## v14
==> flow/design.v (excerpt) <==
module tt_um_control_top #(
  parameter ADDRW = 24,
  parameter OPCODEW = 2,
  parameter REQ_QDEPTH = 4,
  parameter COMP_QDEPTH = 4
  ) (
    input  wire       ena,       
    input  wire       clk,       
    input  wire       rst_n,     
    input  wire [7:0] ui_in, 
    output wire [7:0] uo_out, 
    input  wire [7:0] uio_in,     
    output wire [7:0] uio_out, 
    output wire [7:0] uio_oe      
);
clock: 3.27 ns
lec_check: 0
abc_area: 1
cap_margin: 20
core_aspect_ratio: 1.35
core_margin: 2
core_utilization: 72
cts_cluster_diameter: 279
cts_cluster_size: 10
hold_slack_margin: 0.3
place_density: 0.39
setup_slack_margin: 0.96
slew_margin: 20
run.sh (not shown) runs the stock make flow with config.mk's settings and CLKGATE_MAP_FILE=.
v14 finished every stage and its layout cleared the timing, DRC and antenna checks.
The inputs of v25 differ from those of v14 as listed below.
- changing CORE_UTILIZATION from 72 to 8
- removing CORE_ASPECT_RATIO (formerly 1.35)
- removing ABC_AREA (formerly 1)
- removing CTS_CLUSTER_SIZE (formerly 10)
- removing HOLD_SLACK_MARGIN (formerly 0.3)
- removing CTS_CLUSTER_DIAMETER (formerly 279)
- removing SETUP_SLACK_MARGIN (formerly 0.96)
- removing PLACE_DENSITY (formerly 0.39)
- changing the clock period (ns, I/O delays scaled along) from 3.27 to 14.7
==> results <==
- v25 did not stop at any stage, and its layout met the timing, DRC and antenna checks.
- v14 -> v25: total via count after detailed routing decreased by more than a quarter
- Of the two values seen for critical-path cell with the highest stage delay, ha_1 was produced by v25 and dfrtp_1 by v14.
- Looking at register-to-register slack, v25 sits 10.55 ns above v14.
- Diff v25..v14 | total number of clock tree sinks | negligible
- Where final area is concerned, v14 is better than v25.
- Relative to v14, v25 degrades overall die area.
Here is what was changed in the inputs of v52 compared with v25.
- CTS_CLUSTER_SIZE now 23, previously not set
- CORE_UTILIZATION now 70, was 8
- the clock period (ns, I/O delays scaled along) now 3.26, was 14.7
Findings:
- The run with more setup slack is v25; v52 has less.
- v52 vs v25 — net switching share of the total power dropped 1.0 points.
- Of v52 and v25, it is v52 that has the higher initial core utilization.
- | antenna diode count | lower: v52 |
- Per the final summary, v52 finished and its layout is clean on timing, DRC and antenna.
The inputs of v48 differ from those of v52 as listed below.
- a deleted CTS_CLUSTER_SIZE that had been 23
- a change of CORE_UTILIZATION from 70 to 40
- a change of the clock period (ns, I/O delays scaled along) from 3.26 to 10.0
--- outcome ---
- [compare] base=v52 new=v48: fraction of area in clock buffers and inverters fell by 0.33 points; share of power burned in combinational logic fell by 1.2 points.
- Sequential share of layout area: v48 vs v52 — no meaningful difference
- The higher placeable core area came out of v48.

---

Starting RTL as in the previous note.
clock: 3.26 ns
lec_check: 0
abc_area: 1
cap_margin: 20
core_margin: 2
core_utilization: 72
cts_cluster_diameter: 223
cts_cluster_size: 15
hold_slack_margin: 0.3
place_density_lb_addon: 0.04
setup_slack_margin: 0.89
slew_margin: 20
The first run produced a clean layout.
==> next run, changes <==
- CTS_CLUSTER_DIAMETER: 223 -> not set
- CTS_CLUSTER_SIZE: 15 -> not set
- HOLD_SLACK_MARGIN: 0.3 -> not set
- PLACE_DENSITY_LB_ADDON: 0.04 -> 0.02
- SETUP_SLACK_MARGIN: 0.89 -> not set
- clock period: 3.26 -> 5.48 ns (I/O delays scaled with it)
Effect:
- power fell by well over a third
- clock-buffer cell count rose by 30
- core utilization is about the same
- via count rose slightly
- hold slack got worse by 0.0044 ns
- setup slack improved by 0.25 ns
- area after synthesis stays the same
- die size stays the same
- register-to-register slack improved by 1.1 ns
- wire length rose by a few percent
- clock power fell by a quarter to a third
==> next run, changes <==
- CTS_CLUSTER_DIAMETER: not set -> 397
- CTS_CLUSTER_SIZE: not set -> 10
- PLACE_DENSITY_LB_ADDON: 0.02 -> not set
- SETUP_SLACK_MARGIN: not set -> 0.96
- clock period: 5.48 -> 3.27 ns (I/O delays scaled with it)
=>
- first-iteration DRC count climbs by 3.3%
- design area climbs by 2.8%
- utilization climbs by 2.2 points
- count of clock-buffer cells in the layout climbs by 16
- non-clock buffer count climbs by 80
- wire length climbs by 1.7%
- power climbs by 71%
- via count climbs by 0.64%
- sequential share of layout area drops by 1.5 points
- synthesized cell count does not change
- global-route usage climbs by 0.68 points

---

== the baseline ==
Starting RTL as in the previous note.
==> flow/config.mk <==
export PLATFORM = sky130hd
export DESIGN_NAME = tt_um_control_top
export DESIGN_NICKNAME = tt_um_control_top
export VERILOG_FILES = /design/flow/design.v
export SDC_FILE = /design/flow/constraint.sdc
export NUM_CORES = 4
export LEC_CHECK = 0
export ABC_AREA = 1
export CAP_MARGIN = 20
export CELL_PAD_IN_SITES_DETAIL_PLACEMENT = 1
export CORE_ASPECT_RATIO = 0.6
export CORE_MARGIN = 2
export CORE_UTILIZATION = 40
export CTS_CLUSTER_SIZE = 98
export HOLD_SLACK_MARGIN = 0.19
export SLEW_MARGIN = 20
export TNS_END_PERCENT = 75
==> flow/constraint.sdc <==
create_clock -name core_clock -period 10.0 [get_ports {clk}]
set_input_delay 2.0000 -clock core_clock [delete_from_list [all_inputs] [get_ports {clk}]]
set_output_delay 2.0000 -clock core_clock [all_outputs]
set_load 0.01 [all_outputs]
For the candidate, these inputs were changed with respect to the baseline:
Settings: an added MAX_ROUTING_LAYER of met4; an added PLACE_DENSITY_LB_ADDON of 0.3; an added SETUP_SLACK_MARGIN of 2.92; a change of TNS_END_PERCENT from 75 to 65; an added GPL_TIMING_DRIVEN of 0; an added CELL_PAD_IN_SITES_GLOBAL_PLACEMENT of 3; a change of CORE_ASPECT_RATIO from 0.6 to 1.87.
- Number of instances in the placed design: the candidate and the baseline compared, higher one is the candidate
- As far as synthesized area is concerned, the baseline and the candidate perform about the same.
- The candidate vs. the baseline: largest driver fanout on the critical path shows a reduction of 14, post-route cell area shows an increase of 2.3%.

---

Setup of red:
Starting RTL as in the previous note.
make LEC_CHECK=0 ABC_AREA=1 CAP_MARGIN=0 CORE_ASPECT_RATIO=0.99 CORE_MARGIN=2 CORE_UTILIZATION=72 CTS_CLUSTER_DIAMETER=397 CTS_CLUSTER_SIZE=15 HOLD_SLACK_MARGIN=0.29 PLACE_DENSITY_LB_ADDON=0.03 SETUP_SLACK_MARGIN=0.84 SLEW_MARGIN=40 finish   # period 3.26 ns
red: done, clean on timing, DRC and antenna
Here is what was changed in the inputs of blue compared with red.
- SLEW_MARGIN: 40 -> 20
- CAP_MARGIN: 0 -> 20
- CORE_ASPECT_RATIO: 0.99 -> unset
- CTS_CLUSTER_SIZE: 15 -> 23
- PLACE_DENSITY_LB_ADDON: 0.03 -> 0.2
- CTS_CLUSTER_DIAMETER: 397 -> unset
- HOLD_SLACK_MARGIN: 0.29 -> 0.3
- SETUP_SLACK_MARGIN: 0.84 -> 0.89
Results
Going from red to blue, number of buffers created by CTS increased 24%, fraction of power spent switching nets saw a decrease.
Compared with red, blue shows a lower hold slack.
blue ended up with uo_out[4] as its capture point of the critical path; red ended up with uio_out[3].
Run comparison: red worst setup path startpoint bus_arbiter_inst.curr_mode[1]$_DFF_PN0_; blue worst setup path startpoint bus_arbiter_inst.curr_mode[0]$_DFF_PN0_
For green, these inputs were changed with respect to blue:
- swapping 0.2 for 0.03 in PLACE_DENSITY_LB_ADDON
- swapping 23 for 14 in CTS_CLUSTER_SIZE
- swapping 0.3 for -0.1 in HOLD_SLACK_MARGIN
- putting CORE_ASPECT_RATIO at 0.9 where nothing was set
- swapping 0.89 for 0.81 in SETUP_SLACK_MARGIN
- swapping 20 for 0 in CAP_MARGIN
[summary]
green reports a higher combinational share of power than blue does. Going from blue to green, total power shrank by about 0.36%, die area held steady, vias after detailed routing shrank by 200. Relative to blue, the number of buffers inserted during clock tree synthesis of green is lower by 1. Final critical-path share of the clock period | green below blue. Relative to blue, end-of-flow core utilization decreased by 0.39 points in green. blue → green: number of buffers inserted to repair setup after CTS increased 6, clock insertion delay at the later pin of the skew report essentially unchanged, critical path's largest stage delay decreased 0.02 ns, maximum clock rate increased 0.0038 GHz. green finished every stage; the final checks, however, were not passed, the failures being hold timing.

---

Starting RTL as in the previous note.
## tt_um_control_top
module tt_um_control_top #(
  parameter ADDRW = 24,
  parameter OPCODEW = 2,
  parameter REQ_QDEPTH = 4,
  parameter COMP_QDEPTH = 4
  ) (
    input  wire       ena,       
    input  wire       clk,       
    input  wire       rst_n,     
    input  wire [7:0] ui_in, 
    output wire [7:0] uo_out, 
    input  wire [7:0] uio_in,     
    output wire [7:0] uio_out, 
    output wire [7:0] uio_oe      
);
Settings: LEC_CHECK=0, ABC_AREA=1, CAP_MARGIN=20, CELL_PAD_IN_SITES_DETAIL_PLACEMENT=1, CELL_PAD_IN_SITES_GLOBAL_PLACEMENT=3, CORE_ASPECT_RATIO=0.6, CORE_MARGIN=2, CORE_UTILIZATION=40, CTS_CLUSTER_SIZE=98, GPL_TIMING_DRIVEN=0, HOLD_SLACK_MARGIN=0.19, MAX_ROUTING_LAYER=met4, SETUP_SLACK_MARGIN=2.92, SLEW_MARGIN=20, TNS_END_PERCENT=65; clock period 10.0 ns.
Rerun with:
Settings changed: ABC_AREA 1 to not set, CELL_PAD_IN_SITES_DETAIL_PLACEMENT 1 to not set, CELL_PAD_IN_SITES_GLOBAL_PLACEMENT 3 to not set, CORE_ASPECT_RATIO 0.6 to not set, CORE_UTILIZATION 40 to 56, CTS_CLUSTER_SIZE 98 to not set, GPL_TIMING_DRIVEN 0 to not set, HOLD_SLACK_MARGIN 0.19 to not set, MAX_ROUTING_LAYER met4 to not set, SETUP_SLACK_MARGIN 2.92 to not set, TNS_END_PERCENT 65 to not set.
Clock period 10.0 ns to 3.31 ns, I/O delays scaled along.
Result:
- Now the flow produced a layout that fails on setup timing
- combinational power rises by about 100%
- count of clock-buffer cells in the layout rises by 9
- total power goes up to 2.6 times its value
- sequential share of layout area grows by 3.0 points
- area after synthesis goes down by 4.4%
- worst setup slack degrades by 4300 ps
- cell area goes down by 5.4%
- routed wire length went down by 33%
- clock power rises to 3.0 times its value
Rerun with:
Settings changed: ABC_AREA set to 1, CORE_UTILIZATION 56 to 72, CTS_CLUSTER_DIAMETER set to 225, CTS_CLUSTER_SIZE set to 10, SETUP_SLACK_MARGIN set to 0.48.
Now the flow ran to the end with no violations; routed wire length grows by about 9%; die area is lower by 18%; core utilization increases by 17 points; sequential power came out higher by about 10%.
Rerun with:
Settings changed: ABC_AREA 1 to not set, CORE_UTILIZATION 72 to 37, CTS_CLUSTER_DIAMETER 225 to not set, CTS_CLUSTER_SIZE 10 to not set, SETUP_SLACK_MARGIN 0.48 to not set.
Clock period 3.31 ns to 5.86 ns, I/O delays scaled along.
Outcome: Total power shrinks by 50%; register-to-register slack improved by 2300 ps; combinational power fell by 65%; global-route usage went down by 20 points; first-iteration DRC count decreases by 28%.
Power is estimated from default activity; no workload was simulated.
